==> job 9239 <==
Design booth, start of the top module:
module booth(
    input clk,
    input load,
    input reset,
    input [31:0] M,  
    input [31:0] Q,  
    output reg [63:0] P,  
    output done           
    );
    reg signed [63:0] A;                
    reg signed [31:0] Q_temp;            
    reg signed [31:0] M_temp;            
    reg [4:0] Count;                       
    reg Q_minus_one;                     
    always @(posedge clk)
    begin
        if (reset == 1) 
        begin
            A = 64'b0;
            Q_minus_one = 0;
            P = 64'b0;
            Q_temp = 32'b0;
            M_temp = 32'b0;
            Count = 5'd16;
        end
        else if (load == 1)
        begin
            Q_temp = Q;
            M_temp = M;
            A = 64'b0;    
            Q_minus_one = 0;  
            Count = 5'd16;    
        end
        else if (Count > 5'd0)
        begin
            case ({Q_temp[1:0], Q_minus_one})
                3'b000, 3'b111:   
                    begin
                    end
                3'b001, 3'b010:   
                    begin
                        A = A + {{32{M_temp[31]}}, M_temp};
                    end
                3'b011:   
                    begin
                        A = A + ({{32{M_temp[31]}}, M_temp} << 1); 
                    end
                3'b100:   
                    begin
                        A = A - ({{32{M_temp[31]}}, M_temp} << 1); 
                    end
                3'b101, 3'b110:   
                    begin
                        A = A - {{32{M_temp[31]}}, M_temp}; 
                    end
            endcase
            Q_minus_one = Q_temp[1];
            Q_temp = {A[1:0], Q_temp[31:2]};   
            A = {A[63], A[63:2]};   
            Count = Count - 1'b1;
        end
        else
        begin
            Count = 5'b0;
        end
        P = {A[31:0], Q_temp};
    end
    assign done = (Count == 5'd0);
endmodule
clock: 3.34 ns
lec_check: 0
abc_area: 1
cap_margin: 20
core_margin: 2
core_utilization: 72
cts_cluster_diameter: 199
cts_cluster_size: 96
setup_slack_margin: -0.31
slew_margin: 20
run.sh (not shown) runs the stock make flow with config.mk's settings and CLKGATE_MAP_FILE=.
==> job 4743 (differences from job 9239) <==
- ABC_AREA: 1 -> unset
- CAP_MARGIN: 20 -> 0
- CORE_UTILIZATION: 72 -> 70
- CTS_CLUSTER_DIAMETER: 199 -> unset
- CTS_CLUSTER_SIZE: 96 -> 89
- HOLD_SLACK_MARGIN: unset -> -0.09
- SETUP_SLACK_MARGIN: -0.31 -> 0.9
==> flow/constraint.sdc (replaced) <==
create_clock -name core_clock -period 5.49 [get_ports {clk}]
set_input_delay 1.0980 -clock core_clock [delete_from_list [all_inputs] [get_ports {clk}]]
set_output_delay 1.0980 -clock core_clock [all_outputs]
set_load 0.01 [all_outputs]
==> results <==
| item | job 9239 | job 4743 |
|---|---|---|
| Post-Synth Simple-Gate Area | 45.89% | 20.03% |
| Last weighted congestion value of the routability-driven placer | 1.289 | 1.044 |
| Multiplexer fraction of the synthesized cell area | 0% | 2.584% |
| Yosys cell count | 3,805 | 2,141 |
| Post-synth top area cell | nand2_1 | dfxtp_1 |
| Yosys Chip Area | 19,450 sq um | 15,150 sq um |
| Run status | stopped before the end | stopped before the end |
| Last stage reached | global routing (5_1_grt) | global routing (5_1_grt) |
| Area share, top type | 28.35% | 17.44% |
| Floorplan Utilization | 72.77% | 71.63% |
| Die area | 28,340 sq um | 22,840 sq um |
| Most frequent cell after synthesis | nand2_1 | a21oi_1 |
| Site Rows | 60 | 53 |
| Post-DP HPWL | 65.28 mm | 37.64 mm |
| Number of nets at floorplan | 4,002 | 2,338 |
| Number of distinct library cell variants in the gate-level netlist after synthesis | 49 | 95 |
| Xor+xnor area frac | 1.531% | 9.999% |
| Vertical die size | 168.4 microns | 151.1 microns |
| Cells after synthesis | 3,805 | 2,141 |
| Placement Setup Slack | -516.7 ps | 29.37 ps |
| Share of the yosys chip area belonging to registers | 13.59% | 17.44% |
| Compound-Gate Fraction of Synth Area | 12.54% | 32.45% |
| Floorplan core area | 26,730 sq um | 21,150 sq um |
| Average cell area after synthesis | 5.111 sq um | 7.078 sq um |
| Arithmetic-cell share of the synthesized area counting full adders, half adders and majority gates | 8.441% | 10.83% |


==> inputs of branch juniper <==
==> flow/design.v <==
`timescale 1ns / 1ps
module booth(
    input clk,
    input load,
    input reset,
    input [31:0] M,  
    input [31:0] Q,  
    output reg [63:0] P,  
    output done           
    );
    reg signed [63:0] A;                
    reg signed [31:0] Q_temp;            
    reg signed [31:0] M_temp;            
    reg [4:0] Count;                       
    reg Q_minus_one;                     
    always @(posedge clk)
    begin
        if (reset == 1) 
        begin
            A = 64'b0;
            Q_minus_one = 0;
            P = 64'b0;
            Q_temp = 32'b0;
            M_temp = 32'b0;
            Count = 5'd16;
        end
        else if (load == 1)
        begin
            Q_temp = Q;
            M_temp = M;
            A = 64'b0;    
            Q_minus_one = 0;  
            Count = 5'd16;    
        end
        else if (Count > 5'd0)
        begin
            case ({Q_temp[1:0], Q_minus_one})
                3'b000, 3'b111:   
                    begin
                    end
                3'b001, 3'b010:   
                    begin
                        A = A + {{32{M_temp[31]}}, M_temp};
                    end
                3'b011:   
                    begin
                        A = A + ({{32{M_temp[31]}}, M_temp} << 1); 
                    end
                3'b100:   
                    begin
                        A = A - ({{32{M_temp[31]}}, M_temp} << 1); 
                    end
                3'b101, 3'b110:   
                    begin
                        A = A - {{32{M_temp[31]}}, M_temp}; 
                    end
            endcase
            Q_minus_one = Q_temp[1];
            Q_temp = {A[1:0], Q_temp[31:2]};   
            A = {A[63], A[63:2]};   
            Count = Count - 1'b1;
        end
        else
        begin
            Count = 5'b0;
        end
        P = {A[31:0], Q_temp};
    end
    assign done = (Count == 5'd0);
endmodule
==> flow/run.sh <==
#!/bin/bash
# the make line also repeats each setting of config.mk as NAME=value (left out here)
make -C /OpenROAD-flow-scripts/flow DESIGN_CONFIG=/design/flow/config.mk WORK_HOME=/design/flow/orfs CLKGATE_MAP_FILE= finish
==> flow/config.mk <==
export PLATFORM = sky130hd
export DESIGN_NAME = booth
export DESIGN_NICKNAME = booth
export VERILOG_FILES = /design/flow/design.v
export SDC_FILE = /design/flow/constraint.sdc
export NUM_CORES = 4
export LEC_CHECK = 0
export CAP_MARGIN = 5
export CORE_MARGIN = 2
export CORE_UTILIZATION = 70
export CTS_CLUSTER_SIZE = 88
export HOLD_SLACK_MARGIN = 0.29
export MIN_ROUTING_LAYER = met1
export PLACE_DENSITY = 0.79
export SETUP_SLACK_MARGIN = 1.07
export SLEW_MARGIN = 20
==> flow/constraint.sdc <==
create_clock -name core_clock -period 5.56 [get_ports {clk}]
set_input_delay 1.1120 -clock core_clock [delete_from_list [all_inputs] [get_ports {clk}]]
set_output_delay 1.1120 -clock core_clock [all_outputs]
set_load 0.01 [all_outputs]
==> branch ember: changes against branch juniper <==
==> flow/config.mk (replaced) <==
export PLATFORM = sky130hd
export DESIGN_NAME = booth
export DESIGN_NICKNAME = booth
export VERILOG_FILES = /design/flow/design.v
export SDC_FILE = /design/flow/constraint.sdc
export NUM_CORES = 4
export LEC_CHECK = 0
export ABC_AREA = 0
export CAP_MARGIN = 5
export CORE_MARGIN = 2
export CORE_UTILIZATION = 30
export CTS_CLUSTER_DIAMETER = 249
export CTS_CLUSTER_SIZE = 98
export MIN_ROUTING_LAYER = met1
export PLACE_DENSITY = 0.36
export SETUP_SLACK_MARGIN = 0.08
export SLEW_MARGIN = 20
export TNS_END_PERCENT = 100
==> flow/constraint.sdc (replaced) <==
create_clock -name core_clock -period 7.9 [get_ports {clk}]
set_input_delay 1.5800 -clock core_clock [delete_from_list [all_inputs] [get_ports {clk}]]
set_output_delay 1.5800 -clock core_clock [all_outputs]
set_load 0.01 [all_outputs]
==> branch onyx: changes against branch juniper <==
==> flow/config.mk (replaced) <==
export PLATFORM = sky130hd
export DESIGN_NAME = booth
export DESIGN_NICKNAME = booth
export VERILOG_FILES = /design/flow/design.v
export SDC_FILE = /design/flow/constraint.sdc
export NUM_CORES = 4
export LEC_CHECK = 0
export CAP_MARGIN = 20
export CORE_ASPECT_RATIO = 1.68
export CORE_MARGIN = 2
export CORE_UTILIZATION = 40
export CTS_CLUSTER_DIAMETER = 392
export CTS_CLUSTER_SIZE = 98
export SLEW_MARGIN = 20
==> flow/constraint.sdc (replaced) <==
create_clock -name core_clock -period 10.0 [get_ports {clk}]
set_input_delay 2.0000 -clock core_clock [delete_from_list [all_inputs] [get_ports {clk}]]
set_output_delay 2.0000 -clock core_clock [all_outputs]
set_load 0.01 [all_outputs]
==> ci_impl_report.md <==
### Yosys + OpenROAD results

| Metric | Value |
|---|---|
| Die Width | `154 um` |
| Die Ht | `around 260 um` |
| Met1 Usage GRT | `26.9%` |
| Total global routing overflow | `0` |
| Met2 Use GR | `roughly 54%` |
| Outcome | `timing/DRC/antenna clean` |
| Global placer's final weighted congestion | `between 0.9 and 1` |
| Chip area | `slightly below 40,000 um2` |
# the run above: branch onyx

==> ci_impl_report.md <==
### Yosys + OpenROAD results

| Metric | Value |
|---|---|
| Global placer's final weighted congestion | `just under 0.9` |
| Met2 Use GR | `a little over two fifths` |
| Core ar. | `50,000 um2` |
| Total global routing overflow | `0` |
| Logic power comb | `about 1.1 mW` |
| Chip area | `roughly 52,000 um2` |
| Outcome | `timing/DRC/antenna clean` |
| Root Driver | `clkbuf_16` |
| RR Startpoint | `M_temp[3]` |
| Met1 Usage GRT | `between 20% and 30%` |
# the run above: branch ember

==> ci_impl_report.md <==
### Yosys + OpenROAD results

| Metric | Value |
|---|---|
| Chip area | `~23,000 um2` |
| DP Area | `16,300 um2` |
| Die Width | `~150 um` |
| Stop err | `[ERROR GRT-0232] Routing congestion too high. Check the congestion heatmap in the GUI.` |
| Seq cells post-synth | `132` |
| Outcome | `aborted with a tool error` |
| Die Ht | `about 150 um` |
| Total global routing overflow | `85` |
| Met1 Usage GRT | `around 74%` |
| Met2 Use GR | `~92%` |
| Stopped at | `global routing` |
| Inst Count DP | `roughly 2,400` |
# the run above: branch juniper



==> build 40 <==
// booth: RTL as listed in full above, without the edits since
export LEC_CHECK = 0
export CAP_MARGIN = 5
export CORE_MARGIN = 2
export CORE_UTILIZATION = 70
export CTS_CLUSTER_SIZE = 88
export MIN_ROUTING_LAYER = met1
export SETUP_SLACK_MARGIN = 0.08
export SLEW_MARGIN = 20
create_clock -name core_clock -period 5.56 [get_ports {clk}]
==> trial 87: changes against build 40 <==
==> flow/config.mk (replaced) <==
export PLATFORM = sky130hd
export DESIGN_NAME = booth
export DESIGN_NICKNAME = booth
export VERILOG_FILES = /design/flow/design.v
export SDC_FILE = /design/flow/constraint.sdc
export NUM_CORES = 4
export LEC_CHECK = 0
export CAP_MARGIN = 20
export CORE_MARGIN = 2
export CORE_UTILIZATION = 40
export CTS_CLUSTER_DIAMETER = 395
export CTS_CLUSTER_SIZE = 98
export SETUP_SLACK_MARGIN = 2.29
export SLEW_MARGIN = 20
==> flow/constraint.sdc (replaced) <==
create_clock -name core_clock -period 10.0 [get_ports {clk}]
set_input_delay 2.0000 -clock core_clock [delete_from_list [all_inputs] [get_ports {clk}]]
set_output_delay 2.0000 -clock core_clock [all_outputs]
set_load 0.01 [all_outputs]
==> trial 47: changes against build 40 <==
--- a/flow/config.mk
+++ b/flow/config.mk
@@ -5,10 +5,15 @@
 export SDC_FILE = /design/flow/constraint.sdc
 export NUM_CORES = 4
 export LEC_CHECK = 0
+export ABC_AREA = 0
 export CAP_MARGIN = 5
 export CORE_MARGIN = 2
 export CORE_UTILIZATION = 70
-export CTS_CLUSTER_SIZE = 88
+export CTS_CLUSTER_DIAMETER = 330
+export CTS_CLUSTER_SIZE = 37
+export HOLD_SLACK_MARGIN = 0.29
 export MIN_ROUTING_LAYER = met1
+export PLACE_DENSITY = 0.62
 export SETUP_SLACK_MARGIN = 0.08
 export SLEW_MARGIN = 20
+export TNS_END_PERCENT = 5
==> flow/constraint.sdc (replaced) <==
create_clock -name core_clock -period 3.98 [get_ports {clk}]
set_input_delay 0.7960 -clock core_clock [delete_from_list [all_inputs] [get_ports {clk}]]
set_output_delay 0.7960 -clock core_clock [all_outputs]
set_load 0.01 [all_outputs]
==> results <==
- Against build 40, the final cell count of trial 87 is higher by about 9%.
- Against build 40, the via count of trial 87 is smaller by about 6%.
- In die size, trial 47 and build 40 do not differ.
- Between build 40 and trial 87, the lower hold slack is in trial 87 (gap 0.0071 ns).
- Trial 47 never finished: it broke off in 4_1_cts with DPL-0038. Trial 87 passed the timing, DRC and antenna checks. Build 40 completed without violations.
- Of build 40 and trial 87, build 40 has the higher core utilization (gap 36 points).
- Of build 40 and trial 87, build 40 has the higher combinational power (gap 87%, measured against trial 87).
- Between trial 87 and build 40, the lower critical path depth is in build 40 (gap 2).
- In trial 87 the wire length is larger than in build 40, by 2.9%.
- Between build 40 and trial 87, the lower global-route usage is in trial 87 (gap 18 points).
- In synthesized cell count, build 40 and trial 87 do not differ.


==> inputs of build 13 <==
// booth: RTL as listed in full above, without the edits since
Settings: LEC_CHECK=0, CAP_MARGIN=5, CORE_MARGIN=2, CORE_UTILIZATION=40, CTS_CLUSTER_DIAMETER=309, CTS_CLUSTER_SIZE=98, MIN_ROUTING_LAYER=met1, PLACE_DENSITY=0.73, SETUP_SLACK_MARGIN=0.08, SLEW_MARGIN=20, TNS_END_PERCENT=30; clock period 7.9 ns.
==> build 87 (differences from build 13) <==
==> flow/config.mk (replaced) <==
export PLATFORM = sky130hd
export DESIGN_NAME = booth
export DESIGN_NICKNAME = booth
export VERILOG_FILES = /design/flow/design.v
export SDC_FILE = /design/flow/constraint.sdc
export NUM_CORES = 4
export LEC_CHECK = 0
export ABC_AREA = 0
export CAP_MARGIN = 40
export CORE_MARGIN = 2
export CORE_UTILIZATION = 72
export CTS_CLUSTER_DIAMETER = 391
export CTS_CLUSTER_SIZE = 98
export PLACE_DENSITY = 0.36
export SLEW_MARGIN = 20
export TNS_END_PERCENT = 15
==> flow/constraint.sdc (replaced) <==
create_clock -name core_clock -period 4.39 [get_ports {clk}]
set_input_delay 0.8780 -clock core_clock [delete_from_list [all_inputs] [get_ports {clk}]]
set_output_delay 0.8780 -clock core_clock [all_outputs]
set_load 0.01 [all_outputs]
==> results <==
item                                                                                   build 13                   build 87
Status                                                                           finished clean  aborted with a tool error
Last stage reached                                                                            -       clock tree synthesis
Horizontal die dimension                                                                 199 um                     149 um
Compound Share, Synth                                                                     32.4%                      32.4%
DP HPWL                                                                               38,000 um                  48,600 um
Post-detailed-placement cell area                                                   16,400 um^2                19,200 um^2
Vertical die dimension                                                                   199 um                     149 um
Starting density of the core                                                              40.4%                      72.8%
Number of synthesized register bits                                                         132                        132
Num rows                                                                                     71                         53
Worst slack after detailed placement                                                    1.70 ns                  -0.856 ns
I/O pin cnt                                                                                 132                        132
Number of cells after detailed placement                                                  2,604                      2,769
Routability congestion estimate from global placement                                     0.963                       1.08
Share of flip-flops with an asynchronous set or reset after synthesis                        0%                         0%
Area of the core                                                                    37,500 um^2                20,800 um^2
Summed instance area of the synthesized netlist                                     15,200 um^2                15,200 um^2
Full die area                                                                       39,500 um^2                22,200 um^2
Post-synthesis cell type with the largest instance count               sky130_fd_sc_hd__a21oi_1   sky130_fd_sc_hd__a21oi_1


==> 08-23: inputs <==
// booth: RTL as listed in full above, without the edits since
Settings: LEC_CHECK=0, CAP_MARGIN=25, CELL_PAD_IN_SITES_DETAIL_PLACEMENT=2, CELL_PAD_IN_SITES_GLOBAL_PLACEMENT=3, CORE_ASPECT_RATIO=0.7, CORE_MARGIN=9, CORE_UTILIZATION=40, CTS_CLUSTER_DIAMETER=136, CTS_CLUSTER_SIZE=77, GPL_ROUTABILITY_DRIVEN=0, HOLD_SLACK_MARGIN=-0.01, MAX_ROUTING_LAYER=met4, MIN_ROUTING_LAYER=met2, PLACE_DENSITY_LB_ADDON=0.08, SLEW_MARGIN=20; clock period 10.0 ns.
==> inputs of 05-08, as changes to 08-23 <==
- ABC_AREA: not set -> 0
- CAP_MARGIN: 25 -> 10
- CELL_PAD_IN_SITES_GLOBAL_PLACEMENT: 3 -> not set
- CORE_ASPECT_RATIO: 0.7 -> not set
- CORE_MARGIN: 9 -> 4
- CTS_CLUSTER_DIAMETER: 136 -> 129
- CTS_CLUSTER_SIZE: 77 -> not set
- GPL_ROUTABILITY_DRIVEN: 0 -> 1
- GPL_TIMING_DRIVEN: not set -> 0
- HOLD_SLACK_MARGIN: -0.01 -> 0.27
- MAX_ROUTING_LAYER: met4 -> not set
- MIN_ROUTING_LAYER: met2 -> met1
- PLACE_DENSITY_LB_ADDON: 0.08 -> not set
==> flow/constraint.sdc (replaced) <==
create_clock -name core_clock -period 5.93 [get_ports {clk}]
set_input_delay 1.1860 -clock core_clock [delete_from_list [all_inputs] [get_ports {clk}]]
set_output_delay 1.1860 -clock core_clock [all_outputs]
set_load 0.01 [all_outputs]
==> inputs of 12-24, as changes to 08-23 <==
- ABC_AREA: not set -> 0
- CAP_MARGIN: 25 -> 40
- CELL_PAD_IN_SITES_DETAIL_PLACEMENT: 2 -> not set
- CELL_PAD_IN_SITES_GLOBAL_PLACEMENT: 3 -> not set
- CORE_ASPECT_RATIO: 0.7 -> not set
- CORE_MARGIN: 9 -> 2
- CORE_UTILIZATION: 40 -> 72
- CTS_CLUSTER_DIAMETER: 136 -> 391
- CTS_CLUSTER_SIZE: 77 -> 98
- GPL_ROUTABILITY_DRIVEN: 0 -> not set
- HOLD_SLACK_MARGIN: -0.01 -> not set
- MAX_ROUTING_LAYER: met4 -> not set
- MIN_ROUTING_LAYER: met2 -> not set
- PLACE_DENSITY: not set -> 0.86
- PLACE_DENSITY_LB_ADDON: 0.08 -> not set
- TNS_END_PERCENT: not set -> 15
==> flow/constraint.sdc (replaced) <==
create_clock -name core_clock -period 4.39 [get_ports {clk}]
set_input_delay 0.8780 -clock core_clock [delete_from_list [all_inputs] [get_ports {clk}]]
set_output_delay 0.8780 -clock core_clock [all_outputs]
set_load 0.01 [all_outputs]
==> inputs of 04-05, as changes to 08-23 <==
- CAP_MARGIN: 25 -> 20
- CELL_PAD_IN_SITES_DETAIL_PLACEMENT: 2 -> not set
- CELL_PAD_IN_SITES_GLOBAL_PLACEMENT: 3 -> not set
- CORE_ASPECT_RATIO: 0.7 -> not set
- CORE_MARGIN: 9 -> 2
- CORE_UTILIZATION: 40 -> 14
- CTS_CLUSTER_DIAMETER: 136 -> not set
- CTS_CLUSTER_SIZE: 77 -> not set
- GPL_ROUTABILITY_DRIVEN: 0 -> not set
- HOLD_SLACK_MARGIN: -0.01 -> not set
- MAX_ROUTING_LAYER: met4 -> not set
- MIN_ROUTING_LAYER: met2 -> not set
- PLACE_DENSITY_LB_ADDON: 0.08 -> not set
==> results <==
item                                                                      05-08           08-23           12-24           04-05
Result of the run                                               failed layout checks  did not finish  did not finish  finished clean
Failing step                                                                  -         5_1_grt         4_1_cts               -
Violated checks                                            negative setup slack               -               -               -
Worst-case vdd ir drop                                                 0.215 mV               -               -        0.136 mV
Number of diodes added for antenna fixing                                     7               -               -               0
Total stage count of the critical path                                       19               -               -              22
OpenROAD warnings                                                            27               -               -              26
Final Non-Filler Cells                                                    2,827               -               -           3,526
Layout Utilization                                                        49.4%               -               -           16.9%
Max transition margin                                                     5.06%               -               -           26.2%
Dpl hpwl                                                                66.4 mm         53.3 mm         45.8 mm         44.1 mm
Worst Reg2Reg Path Length in Cells                                           19               -               -              22
Die Y                                                                    203 um          181 um          149 um          333 um
DRC violation total after the first TritonRoute iteration                 2,579               -               -           1,517
Deepest level of the CTS H-tree                                               4               4               -               4
Data arrival time of the worst path                                     6800 ps               -               -         6810 ps
Vias per cell                                                              7.42               -               -            4.48
Number of well-tap cells placed                                             511               -               -           1,403
Fraction of standard cell area that is sequential                         14.3%               -               -           14.6%
Number of max-cap violations                                                  0               -               -               0
Power figures rest on the tool's default switching activity, not on a simulated workload.
